Setup of build 95:
==> flow/design.v (excerpt) <==
module finalproject(clk, rst, rows, LEDs, columns, signalout, ss1, ss2, ss3, ss4, ss5, ss6);
Settings: LEC_CHECK=0, ABC_AREA=1, CAP_MARGIN=20, CORE_MARGIN=2, CORE_UTILIZATION=70, CTS_CLUSTER_SIZE=39, SLEW_MARGIN=20; clock period 2.65 ns.
run.sh (not shown) runs the stock make flow with config.mk's settings and CLKGATE_MAP_FILE=.
Nothing crashed in build 95 and all stages finished; the problem is that the final layout failed, the offending checks being negative setup slack.
Inputs modified between build 95 and build 23:
Settings: changing CORE_UTILIZATION from 70 to 66; removing ABC_AREA (formerly 1); removing CTS_CLUSTER_SIZE (formerly 39); changing the clock period (ns, I/O delays scaled along) from 2.65 to 3.32.
Relative to build 95, synthesized cell count decreased by 27% in build 23.
The higher total detailed-routing wirelength of build 23 and build 95 is in build 95.
Going from build 95 to build 23, clock power share rose by 1.9 points, combinational gate count saw a decrease, fraction of the core area covered by cells at the end of the flow saw a decrease.
The flow for build 23 finished, though final verification flagged negative setup slack.
Of build 23 and build 95, build 23 shows the lower design area, with build 95 above it.
Area after synthesis (lower): build 23
Changes in build 48 relative to build 23:
Settings: CORE_UTILIZATION changed from 66 to 40; CTS_CLUSTER_SIZE newly set to 36; MAX_ROUTING_LAYER newly set to met4; the clock period (ns, I/O delays scaled along) changed from 3.32 to 10.0.
==> comparison <==
Build 48: done, clean on timing, DRC and antenna. Taking build 23 as the reference, in build 48 post-detailed-placement half-perimeter wirelength shrank by 2.1 mm; shortest clock period the worst path allows after layout grew by 1.08 ns; total area of multi-input combinational cells shrank by about 5%; die area grew by 63%. In build 48, met1 track utilization from global routing is lower than in build 23. Higher post-route total power among build 23 and build 48: build 23.
Inputs modified between build 48 and build 12:
Settings: PLACE_DENSITY newly set to 0.36; CORE_UTILIZATION changed from 40 to 71; MAX_ROUTING_LAYER removed (was met4); CORE_ASPECT_RATIO newly set to 1.78; CTS_CLUSTER_SIZE removed (was 36); ABC_AREA newly set to 1; SETUP_SLACK_MARGIN newly set to 0.61; the clock period (ns, I/O delays scaled along) changed from 10.0 to 5.08.
Notes after the runs:
- The utilization of build 12 exceeds that of build 48 by 32 points.
- Build 12 against build 48: number of filler instances in the final layout went down by 2098, cell depth of the worst setup path went up by 4, detailed placer's ending HPWL went up by about 24%.
- Build 12 vs. build 48: number of buffers inserted by port buffering held; CTS sink count held; core area went down 15000 sq um; power went up about 80%.
- Final wirelength in build 12 is about 15% above build 48.
- Compared to build 48, build 12 has signed area change from the synthesized netlist to the final layout 5.1 points lower.
#### Input delta (build 25 over build 12)
Settings: changing CORE_UTILIZATION from 71 to 40; removing CORE_ASPECT_RATIO (formerly 1.78); removing PLACE_DENSITY (formerly 0.36); removing SETUP_SLACK_MARGIN (formerly 0.61); removing ABC_AREA (formerly 1); changing the clock period (ns, I/O delays scaled along) from 5.08 to 4.49.
Results
- Looking only at chip area in the Yosys report, and setting everything else aside, the higher value of build 25 and build 12 goes to build 12.
- In the tables for build 25 and build 12, worst-case hold slack reads higher with build 25.
- Count of clock-buffer cells in the layout: build 25 vs build 12 up 12
- Measured against each other, build 25 and build 12 differ in total standard cell area after synthesis, the lower figure coming from build 25.
- Density: build 25 sparser than build 12
- Average detailed-routed wire length per instance ends up lower on build 12.
- The origin of the worst setup path comes out rd.counter[0] in one run and kwt.button1[9] in the other, namely in build 12 and build 25 respectively.
- Reported sequential group power in build 25 vs build 12: up 12%
- The faster design of the two is build 12; build 25 tops out lower.
- Diff build 12 -> build 25: global-route total usage across every layer now sits lower, pre-CTS worst setup slack now sits lower.
--- input diff build 25..build 26 ---
Settings: setting ABC_AREA to 1 for the first time; changing CORE_UTILIZATION from 40 to 70; changing the clock period (ns, I/O delays scaled along) from 4.49 to 2.54.
## What came out
Build 26: GRT-0232 in 5_1_grt -> run aborted
Taking build 26 as 1.0, build 25 lands at 1.6 on overall chip area.
Changes observed in build 26 relative to build 25: worst setup slack before clock tree synthesis -0.89 ns, overall die height -20%.
Post-synthesis share of cell area spent on xor and xnor gates was lower in the run labelled build 26.


Starting RTL as in the previous note.
## finalproject
module finalproject(clk, rst, rows, LEDs, columns, signalout, ss1, ss2, ss3, ss4, ss5, ss6);
input [3:0] rows;  
input clk;  
input rst;  
output [9:0] LEDs;  
output [3:0] columns;  
output signalout;  
output [6:0] ss1, ss2, ss3, ss4, ss5, ss6;  
wire [31:0] countlow, counthigh;  
keypadwithtones kwt(.rows(rows), .clk(clk), .rst(rst), .LEDs(LEDs), .columns(columns), .countlow(countlow), .counthigh(counthigh));
rotatingdisplay rd(.clk(clk), .rst(rst), .ss1(ss1), .ss2(ss2), .ss3(ss3), .ss4(ss4), .ss5(ss5), .ss6(ss6));
toneprocessor tp(.clk(clk), .rst(rst), .countlow(countlow), .counthigh(counthigh), .signalout(signalout));
endmodule
Settings: LEC_CHECK=0, ABC_AREA=1, CAP_MARGIN=20, CELL_PAD_IN_SITES_DETAIL_PLACEMENT=2, CORE_MARGIN=2, CORE_UTILIZATION=54, CTS_CLUSTER_SIZE=99, GPL_ROUTABILITY_DRIVEN=0, HOLD_SLACK_MARGIN=0.01, MAX_ROUTING_LAYER=met5, MIN_ROUTING_LAYER=met2, PLACE_DENSITY=0.6, SLEW_MARGIN=15, TNS_END_PERCENT=80; clock period 5.36 ns.
The starting point never finished: it broke off in detailed placement (3_5_place_dp) with DPL-0033.
Rerun with:
==> flow/config.mk (replaced) <==
export PLATFORM = sky130hd
export DESIGN_NAME = finalproject
export DESIGN_NICKNAME = finalproject
export VERILOG_FILES = /design/flow/design.v
export SDC_FILE = /design/flow/constraint.sdc
export NUM_CORES = 4
export LEC_CHECK = 0
export ABC_AREA = 1
export CAP_MARGIN = 20
export CORE_ASPECT_RATIO = 1.77
export CORE_MARGIN = 2
export CORE_UTILIZATION = 71
export PLACE_DENSITY = 0.36
export SETUP_SLACK_MARGIN = 0.6
export SLEW_MARGIN = 20
==> flow/constraint.sdc (replaced) <==
create_clock -name core_clock -period 5.08 [get_ports {clk}]
set_input_delay 1.0160 -clock core_clock [delete_from_list [all_inputs] [get_ports {clk}]]
set_output_delay 1.0160 -clock core_clock [all_outputs]
set_load 0.01 [all_outputs]
Outcome: The new run produced a clean layout. Die size drops by a quarter to a third. Area after synthesis is unchanged. Synthesized cell count is unchanged.
Rerun with:
==> flow/config.mk (replaced) <==
export PLATFORM = sky130hd
export DESIGN_NAME = finalproject
export DESIGN_NICKNAME = finalproject
export VERILOG_FILES = /design/flow/design.v
export SDC_FILE = /design/flow/constraint.sdc
export NUM_CORES = 4
export LEC_CHECK = 0
export CAP_MARGIN = 20
export CORE_MARGIN = 2
export CORE_UTILIZATION = 72
export CTS_CLUSTER_DIAMETER = 362
export CTS_CLUSTER_SIZE = 19
export PLACE_DENSITY_LB_ADDON = 0.06
export SETUP_SLACK_MARGIN = -0.3
export SLEW_MARGIN = 20
==> flow/constraint.sdc (replaced) <==
create_clock -name core_clock -period 3.03 [get_ports {clk}]
set_input_delay 0.6060 -clock core_clock [delete_from_list [all_inputs] [get_ports {clk}]]
set_output_delay 0.6060 -clock core_clock [all_outputs]
set_load 0.01 [all_outputs]
Result:
- The new run completed, yet does not pass: negative setup slack
- final area is lower slightly
- critical path depth grows by 2
- setup slack is worse by 1700 ps
Rerun with:
--- a/flow/config.mk
+++ b/flow/config.mk
@@ -9,7 +9,4 @@
 export CORE_MARGIN = 2
-export CORE_UTILIZATION = 72
-export CTS_CLUSTER_DIAMETER = 362
-export CTS_CLUSTER_SIZE = 19
-export PLACE_DENSITY_LB_ADDON = 0.06
-export SETUP_SLACK_MARGIN = -0.3
+export CORE_UTILIZATION = 40
+export SETUP_SLACK_MARGIN = -0.19
 export SLEW_MARGIN = 20
==> flow/constraint.sdc (replaced) <==
create_clock -name core_clock -period 4.49 [get_ports {clk}]
set_input_delay 0.8980 -clock core_clock [delete_from_list [all_inputs] [get_ports {clk}]]
set_output_delay 0.8980 -clock core_clock [all_outputs]
set_load 0.01 [all_outputs]
=>
- This time the run finished with timing, DRC and antenna clean
- clock-buffer cell count came out higher by 31
- routed wire length drops by 14%
- combinational power decreases by 47%
- synthesized area stays the same
- non-clock buffer count fell by 210


Setup of the previous run:
The RTL this note starts from:
==> flow/design.v <==
module finalproject(clk, rst, rows, LEDs, columns, signalout, ss1, ss2, ss3, ss4, ss5, ss6);
input [3:0] rows;  
input clk;  
input rst;  
output [9:0] LEDs;  
output [3:0] columns;  
output signalout;  
output [6:0] ss1, ss2, ss3, ss4, ss5, ss6;  
wire [31:0] countlow, counthigh;  
keypadwithtones kwt(.rows(rows), .clk(clk), .rst(rst), .LEDs(LEDs), .columns(columns), .countlow(countlow), .counthigh(counthigh));
rotatingdisplay rd(.clk(clk), .rst(rst), .ss1(ss1), .ss2(ss2), .ss3(ss3), .ss4(ss4), .ss5(ss5), .ss6(ss6));
toneprocessor tp(.clk(clk), .rst(rst), .countlow(countlow), .counthigh(counthigh), .signalout(signalout));
endmodule
module keypadwithtones(rows, clk, rst, LEDs, columns, countlow, counthigh);
input [3:0] rows; 
input clk;
input rst;
output [9:0] LEDs;
reg [9:0] LEDs;
output [3:0] columns;
reg [3:0] columns;
reg[2:0] progress, colprogress;   
reg [3:0] val1, val2;  
reg [15:0] button1, button2;  
reg [31:0] counter;  
output [31:0] countlow, counthigh;
reg [31:0] countlow, counthigh;
always @(posedge clk) begin  
if (rst) begin
LEDs = 10'b00_0000_0000;   
progress = 3'b000;  
colprogress = 3'b000;  
counter = 0;  
columns = 4'b1110;  
val1 = 4'b0000;
val2 = 4'b0000;
button1 = 16'h0000;
button2 = 16'h0000;
countlow = 1136;  
counthigh = 2272;
end else begin
case(progress) 
3'b000: begin  
case(columns)  
4'b1110: begin 
val1 = ~rows;  
button1 = val1;
columns = 4'b1101;  
end
4'b1101: begin
val1 = ~rows;  
button1 = button1 << 4;  
button1 = button1 + val1;  
columns = 4'b1011;  
end
4'b1011: begin 
val1 = ~rows;  
button1 = button1 << 4;  
button1 = button1 + val1;  
columns = 4'b0111;  
end
4'b0111: begin
val1 = ~rows;  
button1 = button1 << 4;  
button1 = button1 + val1;  
columns = 4'b1110;  
progress = 3'b001;  
end
endcase
end
3'b001: begin   
counter = counter + 1'b1;
if (counter >= 500) begin   
case(columns)  
4'b1110: begin
val2 = ~rows;
button2 = val2;
columns = 4'b1101;
end
4'b1101: begin
val2 = ~rows;
button2 = button2 << 4;
button2 = button2 + val2;
columns = 4'b1011;
end
4'b1011: begin
val2 = ~rows;
button2 = button2 << 4;
button2 = button2 + val2;
columns = 4'b0111;
end
4'b0111: begin
val2 = ~rows;
button2 = button2 << 4;
button2 = button2 + val2;
columns = 4'b1110;
counter = 0;
progress = 3'b010;
end
endcase
end
end
3'b010: begin   
if ((button1 == button2) && (button1 != 16'h0000)) begin  
case(button1)  
	16'h80: begin  
	countlow = 1136;
   counthigh = 2272;
	end
	16'h1: begin  
	LEDs = LEDs + 1'b1;
	countlow = 47755;
	counthigh = 95510;
	end
	16'h10: begin  
	LEDs = LEDs + 2'b10;
		countlow = 42565;
		counthigh = 85131;
	end
	16'h100: begin  
	LEDs = LEDs + 2'b11;
		countlow = 37921;
		counthigh = 75842;
	end
	16'h2: begin  
	LEDs = LEDs + 3'b100;
	countlow = 35803;
   counthigh = 71606;
	end
	16'h20: begin  
	LEDs = LEDs + 3'b101;
		countlow = 31888;
		counthigh = 63776;
	end
	16'h200: begin  
	LEDs = LEDs + 3'b110;
		countlow = 28409;
		counthigh = 56818;
	end
	16'h4: begin  
	LEDs = LEDs + 3'b111;
		countlow = 25390;
		counthigh = 50619;
	end
	16'h40: begin  
	LEDs = LEDs + 4'b1000;
		countlow = 23889;
		counthigh = 47778;
	end
	16'h400: begin  
	LEDs = LEDs + 4'b1001;
		countlow = 21282;
		counthigh = 42564;
	end
	16'h1000: begin  
	LEDs = LEDs + 4'b1010;
		countlow = 18960;
		counthigh = 37921;
	end
	16'h2000: begin  
	LEDs = LEDs + 4'b1011;
		countlow = 17896;
		counthigh = 35793;
	end
	16'h4000: begin  
	LEDs = LEDs + 4'b1100;
		countlow = 15943;
		counthigh = 31887;
	end
	16'h8000: begin  
	LEDs = LEDs + 4'b1101;
		countlow = 14204;
		counthigh = 28409;
	end
	16'h8: begin  
	LEDs = LEDs + 4'b1110;
		countlow = 12651;
		counthigh = 25303;
	end
	16'h800: begin  
	LEDs = LEDs + 4'b1111;
		countlow = 11944;
		counthigh = 23889;
	end
	endcase
progress = 3'b011;  
end else progress = 3'b000;  
end
3'b011: begin
counter = counter + 1'b1;
if (counter >= 5000) begin  
case(columns)  
4'b1110: begin
val2 = ~rows;
button2 = val2;
columns = 4'b1101;
end
4'b1101: begin
val2 = ~rows;
button2 = button2 << 4;
button2 = button2 + val2;
columns = 4'b1011;
end
4'b1011: begin
val2 = ~rows;
button2 = button2 << 4;
button2 = button2 + val2;
columns = 4'b0111;
end
4'b0111: begin
val2 = ~rows;
button2 = button2 << 4;
button2 = button2 + val2;
columns = 4'b1110;
counter = 0;
progress = 3'b100;
end
endcase
end
end
3'b100: begin
if (button2 == 16'h0000) begin  
progress = 3'b000;  
countlow = 1136;  
counthigh = 2272;
end else progress = 3'b011;  
end
endcase 
end
end
endmodule 
module toneprocessor(clk, rst, countlow, counthigh, signalout);
output signalout;
reg signalout;
input clk;
input rst;
input [31:0] countlow, counthigh;
reg [31:0] onesecond, mycounter;
reg [3:0] progress;
always@(posedge clk) begin
if (rst) begin
signalout=0;  
onesecond = 100000000;  
mycounter = 0;  
progress = 4'b0000;  
end else begin
case(progress)
default: begin              
			end
4'b0000: begin
	mycounter = mycounter + 1'b1;  
	if (mycounter < countlow) begin  
	signalout = 0;  
	end
	else begin
	progress = 4'b0001;  
	end
end
4'b0001: begin
	mycounter = mycounter + 1'b1;  
	if ((mycounter >= countlow) && (mycounter < counthigh)) begin 
	signalout = 1;  
	end
	else begin
	progress = 4'b0010;  
	end
end
4'b0010: begin
	mycounter = mycounter + 1'b1;  
	if (mycounter >= counthigh) begin  
	signalout = 0;  
	mycounter = 0;  
	end
	else begin
	progress = 4'b0000;  
	end
end
endcase
end
end
endmodule 
module rotatingdisplay(clk, rst, ss1, ss2, ss3, ss4, ss5, ss6);
input clk;  
input rst;
output reg [6:0] ss1, ss2, ss3, ss4, ss5, ss6;  
reg [31:0] counter;  
reg [6:0] g,e,r1,r2,i,f1,o,x,f2,a,l1,l2,two1,zero1,two2,zero2,start;  
always @(posedge clk) begin  
if (rst) begin
counter = 0;
start = 7'b0000000;
ss1 = 7'hFF;
ss2 = 7'hFF;
ss3 = 7'hFF;
ss4 = 7'hFF;
ss5 = 7'hFF;
ss6 = 7'hFF;
g = 7'b0010000;
e = 7'b0000110;
r1 = 7'b1001110;
r2 = 7'b1001110;
i = 7'b1111001;
f1 = 7'b0001110;
o = 7'b1000000;
x = 7'b0001001;
f2 = 7'b0001110;
a = 7'b0001000;
l1 = 7'b1000111;
l2 = 7'b1000111;
two1 = 7'b0100100;
zero1 = 7'b1000000;
two2 = 7'b0100100;
zero2 = 7'b1000000;
end else begin
counter = counter + 1'b1;
if (counter >= 50000) begin  
counter = 0;  
ss6 = ss5;
ss5 = ss4;
ss4 = ss3;
ss3 = ss2;
ss2 = ss1;
ss1 = g;  
start = g;
g = e;
e = r1;
r1 = r2;
r2 = i;
i = f1;
f1 = o;
o = x;
x = f2;
f2 = a;
a = l1;
l1 = l2;
l2 = two1;
two1 = zero1;
zero1 = two2;
two2 = zero2;
zero2 = start;
end
end
end
endmodule
Settings: LEC_CHECK=0, CAP_MARGIN=20, CORE_MARGIN=2, CORE_UTILIZATION=51, SLEW_MARGIN=20; clock period 4.49 ns.
Modified inputs, the current run compared to the previous run
- putting CTS_CLUSTER_SIZE at 36 where nothing was set
- swapping 51 for 70 in CORE_UTILIZATION
- putting SETUP_SLACK_MARGIN at 0.47 where nothing was set
- swapping 4.49 for 3.32 in the clock period (ns, I/O delays scaled along)
==> results <==
The current run did not make it past global routing, where a tool error ended it. Half-perimeter wire length after placement: the previous run and the current run compared, higher one is the current run. Number of post-CTS setup repair buffers was lower in the run labelled the previous run. Compare the previous run and the current run | standard-cell row count lower: the current run. Per the comparison of the current run with the previous run, yosys stat chip area now sits at about the same level; floorplan core density now sits higher.
No activity file was given, so power comes from the tool's default toggle rates.
